==> job 6265 <==
==> flow/design.v <==
module fixed_point_adder_signed (
    input  signed [31:0] a,  
    input  signed [31:0] b,  
    output signed [31:0] result,  
    output overflow  
);
    wire signed [32:0] sum;  
    assign sum = a + b;
    assign result = sum[31:0];
    assign overflow = (sum[32] != sum[31]);
endmodule
module one_adder(a,result);
    input [2:0] a;
    output [2:0] result;
    wire    [3:0] sum;
    assign sum = a + 1;
    assign result = sum[2:0];
endmodule
module comparator(a,b,result);
input[2:0] a,b;
output result;
assign result = (a==b)?1'b1:1'b0;
endmodule
module controller(clk, rst, start, ready, error, ov_flag, flush, load, controller_inuse);
    input   clk, rst, start, ready, error, ov_flag;
    output reg  flush, load, controller_inuse;
    reg[1:0] ns, ps;
always @(posedge clk, negedge rst) begin
    if (~rst) begin
        ps <= 2'b00;
    end
    else
        ps<= ns;
end
always @(*) begin
    if ((ps == 2'b01) && (error)) begin
        ns = 2'b00;
    end
    else begin
    case(ps)
        2'b00: ns = start ? 2'b01 : 2'b00;
        2'b01: ns = ready ? 2'b01 : 2'b01;
        2'b10: ns = 2'b01;
        default : ns = 2'b00;
    endcase
    end
end
always @(*) begin
    {flush, load, controller_inuse} = 0;
    case(ps)
        2'b00: ;
        2'b01: begin controller_inuse = 1; load= (ready) ? 1'b1: 1'b0; end
        2'b10: begin controller_inuse = 1; load=1; end
        default: ;
    endcase
end
endmodule
module input_reg #(parameter size = 32)(clk,rst,load,data_in,data_out);
input clk,rst,load;
input [size-1:0]data_in;
output reg [size-1:0]data_out;
always @(posedge clk, negedge rst) begin
    if(~rst)
        data_out<=0;
    else begin
        if (load) begin
            data_out<=data_in;
        end
        else begin
            data_out<=0;
        end
    end
end
endmodule
module fixed_point_multiplier_signed (
    input  signed [7:0] a, 
    input  signed [15:0] b, 
    output signed [23:0] result, 
    output reg ov
);
    wire signed [23:0] full_product;
    assign full_product = a * b;
    assign result = full_product;
    always @(*) begin
        if((full_product>1)||(full_product<(-1)))
            ov=1;
        else
            ov=0;
    end
endmodule
module fixed_point_multiplier_signed_coef (
    input  signed [23:0] a, 
    input  signed [7:0] b, 
    output signed [31:0] result, 
    output reg ov
);
    wire signed [31:0] full_product;
    assign full_product = a * b;
    assign result = full_product;
    always @(*) begin
        if((full_product>1)||(full_product<(-1)))
            ov=1;
        else
            ov=0;
    end
endmodule
module mux_2to1 #(parameter size = 32 ) (
    input  [size-1:0] in0, 
    input  [size-1:0] in1, 
    input        sel, 
    output [size-1:0] out  
);
    assign out = (sel) ? in1 : in0;
endmodule
module register #(parameter size = 32)(clk,rst,flush,data_in,data_out);
input clk,rst,flush;
input [size-1:0]data_in;
output reg [size-1:0]data_out;
always @(posedge clk, negedge rst) begin
    if(~rst)
        data_out<=0;
    else begin
        if (flush) begin
            data_out<=0;
        end
        else begin
            data_out<=data_in;
        end
    end
end
endmodule
module datapath ( clk, rst, flush, load, x, n, controller_inuse, result, valid, ready, ov_flag);
input       clk,rst,flush,load;
input   [7:0]x;
input   [2:0]n;
input        controller_inuse;
output  [31:0]result;
output       valid;
output       ready;
output       ov_flag;
wire loop_stage1, inuse_stage1, loop_back_stage1;
wire [2:0] level_stage1, per_stage1;
wire [7:0] x_stage1;
wire [15:0] x_power_stage1;
wire [31:0] sum_stage1;
wire loop_stage2, inuse_stage2, loop_back_stage2;
wire [2:0] level_stage2, per_stage2;
wire [7:0] x_stage2;
wire [15:0] x_power_stage2;
wire [31:0] sum_stage2;
wire loop_stage3, inuse_stage3, loop_back_stage3;
wire [2:0] level_stage3, per_stage3;
wire [7:0] x_stage3;
wire [15:0] x_power_stage3;
wire [31:0] sum_stage3;
wire loop_stage4, inuse_stage4, loop_back_stage4;
wire [2:0] level_stage4, per_stage4;
wire [7:0] x_stage4;
wire [15:0] x_power_stage4;
wire [31:0] sum_stage4;
wire loop_stage4_out, inuse_stage4_out, loop_back_stage4_out;
wire [2:0] level_stage4_out, per_stage4_out;
wire [7:0] x_stage4_out;
wire [15:0] x_power_stage4_out;
wire [31:0] sum_stage4_out;
wire [7:0] x_input;
wire [2:0] n_input;
wire [11:0] overflow;
wire flush;
wire controller_inuse_input;
input_reg #(12)ir (
      .clk(clk),
      .rst(rst),
      .load(load),
      .data_in({x,n,controller_inuse}),
      .data_out({x_input,n_input,controller_inuse_input})     
);
mux_2to1 #(32) mux_sum_in(
     .in0(32'b0), 
     .in1(sum_stage4_out), 
     .sel(loop_stage4_out), 
     .out(sum_stage1)
);
mux_2to1 #(8) mux_x_in(
     .in0(x_input), 
     .in1(x_stage4_out), 
     .sel(loop_stage4_out), 
     .out(x_stage1)
);
mux_2to1 #(16) mux_xpower_in(
     .in0(16'b1000_0000_0000_0000), 
     .in1(x_power_stage4_out), 
     .sel(loop_stage4_out), 
     .out(x_power_stage1)
);
assign loop_back_stage1 = (loop_stage4_out) ? loop_stage4_out :1'b0;
assign loop_stage1 = (loop_stage4_out) ? 1'b0 :
                     (n_input>3)?1'b1:1'b0;
assign level_stage1 = (loop_stage4_out) ? level_stage4_out : 3'b0;
assign per_stage1 = (loop_stage4_out) ? per_stage4_out : n_input;
assign inuse_stage1 = (loop_stage4_out) ? inuse_stage4_out : controller_inuse_input;
wire [23:0] mul1_out;
wire [31:0] mul2_out;
wire [7:0] mux1_out;
wire [31:0] adder1_out;
wire [2:0] level_stage1_plus;
wire cmp_stage1,cmp_stage1_out ,valid_stage1;
fixed_point_adder_signed adder1 (
      .a(sum_stage1), 
      .b(mul2_out),
      .result(adder1_out), 
      .overflow(overflow[0]) 
);
fixed_point_multiplier_signed mul1 (
      .a(x_stage1), 
      .b(x_power_stage1), 
      .result(mul1_out), 
      .ov(overflow[1])
);
fixed_point_multiplier_signed_coef mul2 (
      .a(mul1_out), 
      .b(mux1_out), 
      .result(mul2_out), 
      .ov(overflow[2])
);
mux_2to1 #(8) mux1(
     .in0(8'b01000000), 
     .in1(8'b00001101), 
     .sel(loop_back_stage1), 
     .out(mux1_out)
);
register #(66) reg1(
    .clk(clk),
    .rst(rst),
    .flush(flush),
    .data_in({loop_stage1, inuse_stage1, loop_back_stage1,level_stage1_plus, per_stage1,cmp_stage1,
                x_stage1, mul1_out[23:8], adder1_out}),
    .data_out({loop_stage2, inuse_stage2, loop_back_stage2,level_stage2, per_stage2,cmp_stage1_out,
                 x_stage2, x_power_stage2, sum_stage2})
);
one_adder o1(
    .a(level_stage1),
    .result(level_stage1_plus)
);
comparator comp1(
    .a(level_stage1),
    .b(per_stage1),
    .result(cmp_stage1)
);
assign valid_stage1 = cmp_stage1_out & inuse_stage2;
wire [23:0] mul3_out;
wire [31:0] mul4_out;
wire [7:0] mux2_out;
wire [31:0] adder2_out;
wire [2:0] level_stage2_plus;
wire cmp_stage2, cmp_stage2_out, valid_stage2;
fixed_point_adder_signed adder2 (
      .a(sum_stage2), 
      .b(mul4_out),
      .result(adder2_out), 
      .overflow(overflow[3]) 
);
fixed_point_multiplier_signed mul3 (
      .a(x_stage2), 
      .b(x_power_stage2), 
      .result(mul3_out), 
      .ov(overflow[4])
);
fixed_point_multiplier_signed_coef mul4 (
      .a(mul3_out), 
      .b(mux2_out), 
      .result(mul4_out), 
      .ov(overflow[5])
);
mux_2to1 #(8) mux2(
     .in0(8'b11100000), 
     .in1(8'b11110101), 
     .sel(loop_back_stage2), 
     .out(mux2_out)
);
register #(66) reg2(
    .clk(clk),
    .rst(rst),
    .flush(flush),
    .data_in({loop_stage2, inuse_stage2, loop_back_stage2,level_stage2_plus, per_stage2,cmp_stage2,
                x_stage2, mul3_out[23:8], adder2_out}),
    .data_out({loop_stage3, inuse_stage3, loop_back_stage3,level_stage3, per_stage3,cmp_stage2_out,
                 x_stage3, x_power_stage3, sum_stage3})
);
one_adder o2(
    .a(level_stage2),
    .result(level_stage2_plus)
);
comparator comp2(
    .a(level_stage2),
    .b(per_stage2),
    .result(cmp_stage2)
);
assign valid_stage2 = cmp_stage2_out & inuse_stage3;
wire [23:0] mul5_out;
wire [31:0] mul6_out;
wire [7:0] mux3_out;
wire [31:0] adder3_out;
wire [2:0] level_stage3_plus;
wire cmp_stage3, cmp_stage3_out, valid_stage3;
fixed_point_adder_signed adder3 (
      .a(sum_stage3), 
      .b(mul6_out),
      .result(adder3_out), 
      .overflow(overflow[6]) 
);
fixed_point_multiplier_signed mul5 (
      .a(x_stage3), 
      .b(x_power_stage3), 
      .result(mul5_out), 
      .ov(overflow[7])
);
fixed_point_multiplier_signed_coef mul6 (
      .a(mul5_out), 
      .b(mux3_out), 
      .result(mul6_out), 
      .ov(overflow[8])
);
mux_2to1  #(8)mux3(
     .in0(8'b00010101), 
     .in1(8'b00001001), 
     .sel(loop_back_stage3), 
     .out(mux3_out)
);
register #(66) reg3(
    .clk(clk),
    .rst(rst),
    .flush(flush),
    .data_in({loop_stage3, inuse_stage3, loop_back_stage3,level_stage3_plus, per_stage3, cmp_stage3,
                x_stage3, mul5_out[23:8], adder3_out}),
    .data_out({loop_stage4, inuse_stage4, loop_back_stage4,level_stage4, per_stage4,cmp_stage3_out,
                 x_stage4, x_power_stage4, sum_stage4})
);
one_adder o3(
    .a(level_stage3),
    .result(level_stage3_plus)
);
comparator comp3(
    .a(level_stage3),
    .b(per_stage3),
    .result(cmp_stage3)
);
assign valid_stage3 = cmp_stage3_out & inuse_stage4;
wire [23:0] mul7_out;
wire [31:0] mul8_out;
wire [7:0] mux4_out;
wire [31:0] adder4_out;
wire [2:0] level_stage4_plus;
wire cmp_stage4,cmp_stage4_out, valid_stage4;
fixed_point_adder_signed adder4 (
      .a(sum_stage4), 
      .b(mul8_out),
      .result(adder4_out), 
      .overflow(overflow[9]) 
);
fixed_point_multiplier_signed mul7 (
      .a(x_stage4), 
      .b(x_power_stage4), 
      .result(mul7_out), 
      .ov(overflow[10])
);
fixed_point_multiplier_signed_coef mul8 (
      .a(mul7_out), 
      .b(mux4_out), 
      .result(mul8_out), 
      .ov(overflow[11])
);
mux_2to1  #(8) mux4(
     .in0(8'b11110000), 
     .in1(8'b11111000), 
     .sel(loop_back_stage4), 
     .out(mux4_out)
);
register #(66) reg4(
    .clk(clk),
    .rst(rst),
    .flush(flush),
    .data_in({loop_stage4, inuse_stage4, loop_back_stage4,level_stage4_plus, per_stage4,cmp_stage4,
                x_stage4, mul7_out[23:8], adder4_out}),
    .data_out({loop_stage4_out, inuse_stage4_out, loop_back_stage4_out,level_stage4_out, per_stage4_out,cmp_stage4_out,
                 x_stage4_out, x_power_stage4_out, sum_stage4_out})
);
one_adder o4(
    .a(level_stage4),
    .result(level_stage4_plus)
);
comparator comp4(
    .a(level_stage4),
    .b(per_stage4),
    .result(cmp_stage4)
);
assign valid_stage4 = cmp_stage4_out & inuse_stage4_out;
assign ov_flag = (valid_stage1)? overflow[0] :
                 (valid_stage2)? overflow[3] :
                 (valid_stage3)? overflow[6] :
                 (valid_stage4)? overflow[9] : 0;
assign ready = ~loop_stage4;
assign valid = (valid_stage1)||(valid_stage2)||(valid_stage3)||(valid_stage4);
assign result = (valid_stage1)? sum_stage2 :
                (valid_stage2)? sum_stage3 :
                (valid_stage3)? sum_stage4 :
                (valid_stage4)? sum_stage4_out : 0;
endmodule
module top_module (
    clk,
    rst,
    X,
    n,
    start,
    Y,
    valid,
    ready,
    overflow,
    error
);
input clk, rst, start;
input [7:0] X;
input [2:0] n;
output valid, ready, overflow, error;
output [31:0] Y;
wire flush,load,controller_inuse;
assign error = 1'b0;
datapath dp( .clk(clk),
             .rst(rst),
             .flush(flush),
             .load(load),
             .x(X),
             .n(n), 
             .controller_inuse(controller_inuse), 
             .result(Y), 
             .valid(valid), 
             .ready(ready), 
             .ov_flag(overflow)
            );
controller ctrl( .clk(clk), 
                 .rst(rst), 
                 .start(start), 
                 .ready(ready), 
                 .error(error), 
                 .ov_flag(overflow), 
                 .flush(flush), 
                 .load(load), 
                 .controller_inuse(controller_inuse)
                );
endmodule
==> flow/run.sh <==
#!/bin/bash
# the make line also repeats each setting of config.mk as NAME=value (left out here)
make -C /OpenROAD-flow-scripts/flow DESIGN_CONFIG=/design/flow/config.mk WORK_HOME=/design/flow/orfs CLKGATE_MAP_FILE= finish
==> flow/config.mk <==
export PLATFORM = sky130hd
export DESIGN_NAME = top_module
export DESIGN_NICKNAME = top_module
export VERILOG_FILES = /design/flow/design.v
export SDC_FILE = /design/flow/constraint.sdc
export NUM_CORES = 4
export LEC_CHECK = 0
export ABC_AREA = 1
export CAP_MARGIN = 25
export CELL_PAD_IN_SITES_DETAIL_PLACEMENT = 0
export CORE_ASPECT_RATIO = 0.84
export CORE_MARGIN = 4
export CORE_UTILIZATION = 40
export HOLD_SLACK_MARGIN = 0.28
export MAX_ROUTING_LAYER = met5
export SETUP_SLACK_MARGIN = 3.6
export SLEW_MARGIN = 20
export TNS_END_PERCENT = 20
==> flow/constraint.sdc <==
create_clock -name core_clock -period 12.7 [get_ports {clk}]
set_input_delay 2.5400 -clock core_clock [delete_from_list [all_inputs] [get_ports {clk}]]
set_output_delay 2.5400 -clock core_clock [all_outputs]
set_load 0.01 [all_outputs]
==> inputs of job 2387, as changes to job 6265 <==
==> flow/config.mk (replaced) <==
export PLATFORM = sky130hd
export DESIGN_NAME = top_module
export DESIGN_NICKNAME = top_module
export VERILOG_FILES = /design/flow/design.v
export SDC_FILE = /design/flow/constraint.sdc
export NUM_CORES = 4
export LEC_CHECK = 0
export CAP_MARGIN = 20
export CORE_MARGIN = 2
export CORE_UTILIZATION = 68
export CTS_CLUSTER_DIAMETER = 303
export GPL_ROUTABILITY_DRIVEN = 1
export MIN_ROUTING_LAYER = met1
export PLACE_DENSITY_LB_ADDON = 0.0
export SETUP_SLACK_MARGIN = 0.33
export SLEW_MARGIN = 20
export TNS_END_PERCENT = 35
==> flow/constraint.sdc (replaced) <==
create_clock -name core_clock -period 4.1 [get_ports {clk}]
set_input_delay 0.8200 -clock core_clock [delete_from_list [all_inputs] [get_ports {clk}]]
set_output_delay 0.8200 -clock core_clock [all_outputs]
set_load 0.01 [all_outputs]
==> inputs of job 7316, as changes to job 6265 <==
==> flow/config.mk (replaced) <==
export PLATFORM = sky130hd
export DESIGN_NAME = top_module
export DESIGN_NICKNAME = top_module
export VERILOG_FILES = /design/flow/design.v
export SDC_FILE = /design/flow/constraint.sdc
export NUM_CORES = 4
export LEC_CHECK = 0
export ABC_AREA = 1
export CAP_MARGIN = 20
export CORE_MARGIN = 2
export CORE_UTILIZATION = 72
export CTS_CLUSTER_DIAMETER = 303
export GPL_ROUTABILITY_DRIVEN = 1
export MIN_ROUTING_LAYER = met1
export PLACE_DENSITY_LB_ADDON = 0.06
export SLEW_MARGIN = 20
export TNS_END_PERCENT = 35
==> flow/constraint.sdc (replaced) <==
create_clock -name core_clock -period 9.67 [get_ports {clk}]
set_input_delay 1.9340 -clock core_clock [delete_from_list [all_inputs] [get_ports {clk}]]
set_output_delay 1.9340 -clock core_clock [all_outputs]
set_load 0.01 [all_outputs]
==> deck_impl_summary.md <==
Physical Implementation Snapshot

Min path
  • Hold path start: dp.reg1.data_out[65]
  • Number of cells traversed by the worst hold path: 0

Status
  • Outcome: failed layout checks
  • Layout Check Fail Reasons: negative setup slack

Clock tree
  • Clk latency late pin: 580 ps

Yosys
  • Synth top cells by count: sky130_fd_sc_hd__inv_1, sky130_fd_sc_hd__nand2_1, sky130_fd_sc_hd__fa_1
  • Top area cell types: sky130_fd_sc_hd__fa_1, sky130_fd_sc_hd__ha_1, sky130_fd_sc_hd__dfrtp_1
  • Simple-gate portion of the synthesized area: 13.68%

STA
  • Endpoints failing setup: 2
  • Min setup slack post-route: -1604 ps
  • Sum of negative setup slack: -3145 ps

Worst setup path
  • Number of buffer and inverter instances along the worst setup path: 12
  • RR Startpoint: dp.reg4.data_out[65]
# the run above: job 7316

==> deck_impl_summary.md <==
Physical Implementation Snapshot

Min path
  • Number of cells traversed by the worst hold path: 0
  • Hold path start: dp.reg1.data_out[65]

STA
  • Min setup slack post-route: 1050 ps
  • Sum of negative setup slack: 0 ps

Yosys
  • Simple-gate portion of the synthesized area: a little over an eighth
  • Top area cell types: sky130_fd_sc_hd__fa_1, sky130_fd_sc_hd__ha_1, sky130_fd_sc_hd__dfrtp_1

Worst setup path
  • RR Startpoint: dp.reg4.data_out[65]

Status
  • Outcome: finished clean
# the run above: job 6265

==> deck_impl_summary.md <==
Physical Implementation Snapshot

Status
  • Outcome: failed layout checks
  • Layout Check Fail Reasons: negative setup slack

Yosys
  • Top area cell types: sky130_fd_sc_hd__fa_1, sky130_fd_sc_hd__ha_1, sky130_fd_sc_hd__dfrtp_1

STA
  • Min setup slack post-route: -7339 ps
  • Endpoints failing setup: 176

Worst setup path
  • RR Startpoint: dp.reg2.data_out[33]
  • Number of buffer and inverter instances along the worst setup path: 8

Clock tree
  • Clk latency late pin: about 600 ps
# the run above: job 2387

